== run A ==
Design top, start of the top module:
module top(clk, rst, start,i, socin1
  ,socin2
  ,socin3
  ,socin4,
  socout1
  ,socout2
  ,socout3
  ,socout4
  ,outReady);
clock: 4.6 ns
lec_check: 0
abc_area: 1
cap_margin: 30
cell_pad_in_sites_global_placement: 2
core_aspect_ratio: 0.64
core_margin: 2
core_utilization: 69
cts_cluster_size: 82
gpl_timing_driven: 1
hold_slack_margin: -0.0
max_routing_layer: met4
min_routing_layer: met2
place_density_lb_addon: 0.25
slew_margin: 25
tns_end_percent: 50
run.sh (not shown) runs the stock make flow with config.mk's settings and CLKGATE_MAP_FILE=.
As the logs show, run A stopped at 3_1_place_gp_skip_io after a tool error, so it never reached the end of the flow.
Input changes introduced in run B (baseline for comparison: run A):
- TNS_END_PERCENT removed (was 50)
- MIN_ROUTING_LAYER removed (was met2)
- HOLD_SLACK_MARGIN removed (was -0.0)
- MAX_ROUTING_LAYER removed (was met4)
- CTS_CLUSTER_SIZE removed (was 82)
- CAP_MARGIN changed from 30 to 20
- CORE_UTILIZATION changed from 69 to 72
- SLEW_MARGIN changed from 25 to 20
- GPL_TIMING_DRIVEN removed (was 1)
- PLACE_DENSITY newly set to 0.4
- ABC_AREA removed (was 1)
- PLACE_DENSITY_LB_ADDON removed (was 0.25)
- CORE_ASPECT_RATIO removed (was 0.64)
- CELL_PAD_IN_SITES_GLOBAL_PLACEMENT removed (was 2)
- the clock period (ns, I/O delays scaled along) changed from 4.6 to 2.67
### Flow results
Although it ran to completion, run B produced a layout that fails the final checks because of negative setup slack.
Run B vs run A: die width down by more than 10%
Going from run A to run B, number of cell instances after yosys synthesis shrank by more than 10%.
Xor and xnor fraction of the mapped netlist area (run B over run A): increase, 1.2 points
The area after synthesis reported for run B is smaller than that of run A by 740 sq um.
Run B vs run A: count of standard-cell rows up in run B
Cell count after synthesis: lower on run B
Between run A and run B, the flow reports height of the die increasing by more than 10%.
Yosys stat chip area was lower in run B than in run A.
What run C does differently from run B at the input level:
- PLACE_DENSITY changed from 0.4 to 0.6
- CORE_UTILIZATION changed from 72 to 41
- the clock period (ns, I/O delays scaled along) changed from 2.67 to 4.81
[summary]
- Run B: complete, dirty (negative setup slack)
- No stage failed in run C, and the final checks on the layout all came back clean.
- Lower count of instances resized after the clock tree is built goes to run C over run B.
- Going from run B to run C, the horizontal die dimension was found to have gone up by 32%.
- Of run C and run B, it is run C that has the higher critical path's largest stage delay.
- Comparing first-pass GRT wire length for run C and run B, the smaller number came from run C.
- Re final area: run B was higher than run C.
- Taking run C as 1.0, run B lands at 4.2 on number of ordinary and repair buffers in the finished layout.
- Taking run B as the reference, in run C total power now sits lower; average via count per standard cell shrank by 16%.
- [compare] base=run B new=run C: final cell count has increased, headroom to the max-slew limit went down 23 points.
Input-level comparison between run D and run C:
- changing CORE_UTILIZATION from 41 to 48
- setting GPL_TIMING_DRIVEN to 0 for the first time
- setting CTS_CLUSTER_DIAMETER to 381 for the first time
- setting GPL_ROUTABILITY_DRIVEN to 0 for the first time
- setting CORE_ASPECT_RATIO to 0.73 for the first time
- changing the clock period (ns, I/O delays scaled along) from 4.81 to 5.0
Results
Delta(met1 track utilization from global routing, run D - run C) > 0
Run D: final total power 370 uW below run C
Final cell utilization of the core ended up 7.8 points higher on run D than on run C.
Diff run C -> run D | half-perimeter wire length of the detailed placement result | up by more than 10%
diff inputs: run D => run E
- clearing GPL_ROUTABILITY_DRIVEN, which used to be 0
- putting PLACE_DENSITY_LB_ADDON at 0.2 where nothing was set
- putting CTS_CLUSTER_SIZE at 26 where nothing was set
- clearing PLACE_DENSITY, which used to be 0.6
- clearing GPL_TIMING_DRIVEN, which used to be 0
- clearing CORE_ASPECT_RATIO, which used to be 0.73
- swapping 48 for 72 in CORE_UTILIZATION
- clearing CTS_CLUSTER_DIAMETER, which used to be 381
- putting ABC_AREA at 1 where nothing was set
- swapping 5.0 for 4.05 in the clock period (ns, I/O delays scaled along)
Of run D and run E, only run D finishes the flow clean. Every stage of run E finished as expected; the final checks, on the other hand, flagged negative setup slack, which means the layout fails. Between run E and run D, the yosys stat chip area is lower for run D. Run E vs run D — ratio of final minimum period to clock period rose 2.1 points. Run E vs. run D: share of synthesized cell area in and-or and or-and compound cells went down by 3.4 points. For run D, the prevailing logic family in the synthesized netlist was AND-OR/OR-AND gates, unlike run E, where it was simple AND/OR/NAND/NOR gates. Run D → run E: sequential share of power down 4.8 points, routed wire length up 11%, cell area up 5.4%, worst hold slack up 16 ps. [run E vs run D] global routing usage on met1: higher in run E. Run E: post-place instance area is about 4% higher than what run D reported. Biggest fanout along the worst timing path down 3 in run E wrt run D.

top again, from the RTL that the note above started with.
clock: 2.83 ns
lec_check: 0
abc_area: 0
cap_margin: 20
cell_pad_in_sites_detail_placement: 1
cell_pad_in_sites_global_placement: 3
core_margin: 5
core_utilization: 18
cts_cluster_diameter: 355
cts_cluster_size: 19
gpl_routability_driven: 0
hold_slack_margin: 0.24
max_routing_layer: met4
slew_margin: 5
The starting point ran to the end with violations: negative setup slack.
==> next run, changes <==
Settings changed: ABC_AREA 0 to not set, CELL_PAD_IN_SITES_DETAIL_PLACEMENT 1 to not set, CELL_PAD_IN_SITES_GLOBAL_PLACEMENT 3 to not set, CORE_MARGIN 5 to 2, CORE_UTILIZATION 18 to 65, CTS_CLUSTER_DIAMETER 355 to not set, CTS_CLUSTER_SIZE 19 to not set, GPL_ROUTABILITY_DRIVEN 0 to not set, HOLD_SLACK_MARGIN 0.24 to not set, MAX_ROUTING_LAYER met4 to not set, PLACE_DENSITY set to 0.6, SLEW_MARGIN 5 to 20.
Clock period 2.83 ns to 2.67 ns, I/O delays scaled along.
The changed run produced a layout that fails on negative setup slack; final cell count falls by about 30%; via count rose by about 3%; cell area is lower by about 2.2%.
==> next run, changes <==
Settings changed: ABC_AREA set to 1, CORE_ASPECT_RATIO set to 1.41, CORE_UTILIZATION 65 to 72, CTS_CLUSTER_DIAMETER set to 329, CTS_CLUSTER_SIZE set to 10, PLACE_DENSITY 0.6 to 0.37, SETUP_SLACK_MARGIN set to 0.48, SLEW_MARGIN 20 to 0.
The changed run completed, yet does not pass: negative setup slack; critical path depth climbs by 8; design area climbs by 6.2%; non-clock buffer count climbs by 57; power climbs by 8.2%; wire length climbs by 30%; die area drops by 6.2%; worst setup slack improved by 320 ps; clock power drops by 12%.
==> next run, changes <==
Settings changed: CORE_ASPECT_RATIO 1.41 to not set, CTS_CLUSTER_DIAMETER 329 to 342, CTS_CLUSTER_SIZE 10 to 13, HOLD_SLACK_MARGIN set to 0.3, PLACE_DENSITY 0.37 to not set, PLACE_DENSITY_LB_ADDON set to 0.2, SETUP_SLACK_MARGIN 0.48 to 0.24, SLEW_MARGIN 0 to 20.
What happened: The new run completed and failed the layout checks on negative setup slack. Worst setup slack gains 190 ps. Power is lower by 6.1%. Clock-buffer cell count is lower by 15. Wire length shrinks by 9.1%. Die size hardly moves. Clock skew is lower by 14 ps.
==> next run, changes <==
Settings changed: CTS_CLUSTER_DIAMETER 342 to 355, CTS_CLUSTER_SIZE 13 to 24, HOLD_SLACK_MARGIN 0.3 to not set, PLACE_DENSITY_LB_ADDON 0.2 to 0.17, SETUP_SLACK_MARGIN 0.24 to 0.78.
Result: Now the flow never finished: it broke off in 5_1_grt. Die size stays the same. Synthesized cell count does not change. Area after synthesis does not change.
==> next run, changes <==
Settings changed: CTS_CLUSTER_DIAMETER 355 to not set, CTS_CLUSTER_SIZE 24 to 31, PLACE_DENSITY_LB_ADDON 0.17 to 0.2, SETUP_SLACK_MARGIN 0.78 to 0.75.
Clock period 2.67 ns to 2.87 ns, I/O delays scaled along.
Effect: This time the run produced a layout that fails on max-capacitance violations, max-slew violations, negative setup slack; die area is unchanged; area after synthesis does not change; synthesized cell count stays the same.

Starting RTL as in the previous note.
Design top, start of the top module:
module top(clk, rst, start,i, socin1
  ,socin2
  ,socin3
  ,socin4,
  socout1
  ,socout2
  ,socout3
  ,socout4
  ,outReady);
Settings: LEC_CHECK=0, ABC_AREA=1, CAP_MARGIN=15, CORE_ASPECT_RATIO=0.71, CORE_MARGIN=2, CORE_UTILIZATION=72, CTS_CLUSTER_DIAMETER=354, CTS_CLUSTER_SIZE=12, HOLD_SLACK_MARGIN=-0.0, PLACE_DENSITY_LB_ADDON=0.01, SETUP_SLACK_MARGIN=-0.1, SLEW_MARGIN=20, TNS_END_PERCENT=70; clock period 1.77 ns.
The first run died in global routing, error GRT-0232.
Change:
CAP_MARGIN = 20   (was 15)
CORE_ASPECT_RATIO = unset   (was 0.71)
CTS_CLUSTER_DIAMETER = unset   (was 354)
CTS_CLUSTER_SIZE = 24   (was 12)
HOLD_SLACK_MARGIN = unset   (was -0.0)
PLACE_DENSITY_LB_ADDON = 0.17   (was 0.01)
SETUP_SLACK_MARGIN = 0.45   (was -0.1)
TNS_END_PERCENT = unset   (was 70)
clock period = 3.89 ns   (was 1.77 ns; I/O delays follow)
=>
- With this change the flow finished with negative setup slack left
- synthesized cell count stays the same
- die area barely changes
- area after synthesis is unchanged
Change:
CTS_CLUSTER_SIZE = unset   (was 24)
PLACE_DENSITY_LB_ADDON = 0.2   (was 0.17)
SETUP_SLACK_MARGIN = unset   (was 0.45)
clock period = 3.33 ns   (was 3.89 ns; I/O delays follow)
Effect: The changed run finished but fails on negative setup slack; cell area grows by 1.7%; non-clock buffer count grows by 70; wire length grows by 1.7%; hold slack gets better by 15 ps; first-iteration DRC count grows by 14%; maximum frequency shrinks by 2.7%; power grows by 17%; synthesized area stays the same; synthesized cell count does not change; register-to-register slack gets worse by 680 ps; global-route usage grows by 0.87 points.
Change:
ABC_AREA = unset   (was 1)
CTS_CLUSTER_SIZE = 24   (was unset)
PLACE_DENSITY_LB_ADDON = unset   (was 0.2)
clock period = 3.89 ns   (was 3.33 ns; I/O delays follow)
Result:
- The changed run produced a layout that fails on negative setup slack
- critical path depth rose by 1
- worst hold slack hardly moves
- utilization went down by 1.9 points
- clock skew drops by 4.5 ps
- via count came out lower by 17%
- setup slack is better by 290 ps
- area after synthesis is lower by 3.5%
- die size shrinks by 3.4%
- flip-flop count stays the same
- clock-buffer cell count falls by 6
- global-route usage falls by 4.4 points
Power is estimated from default activity; no workload was simulated.
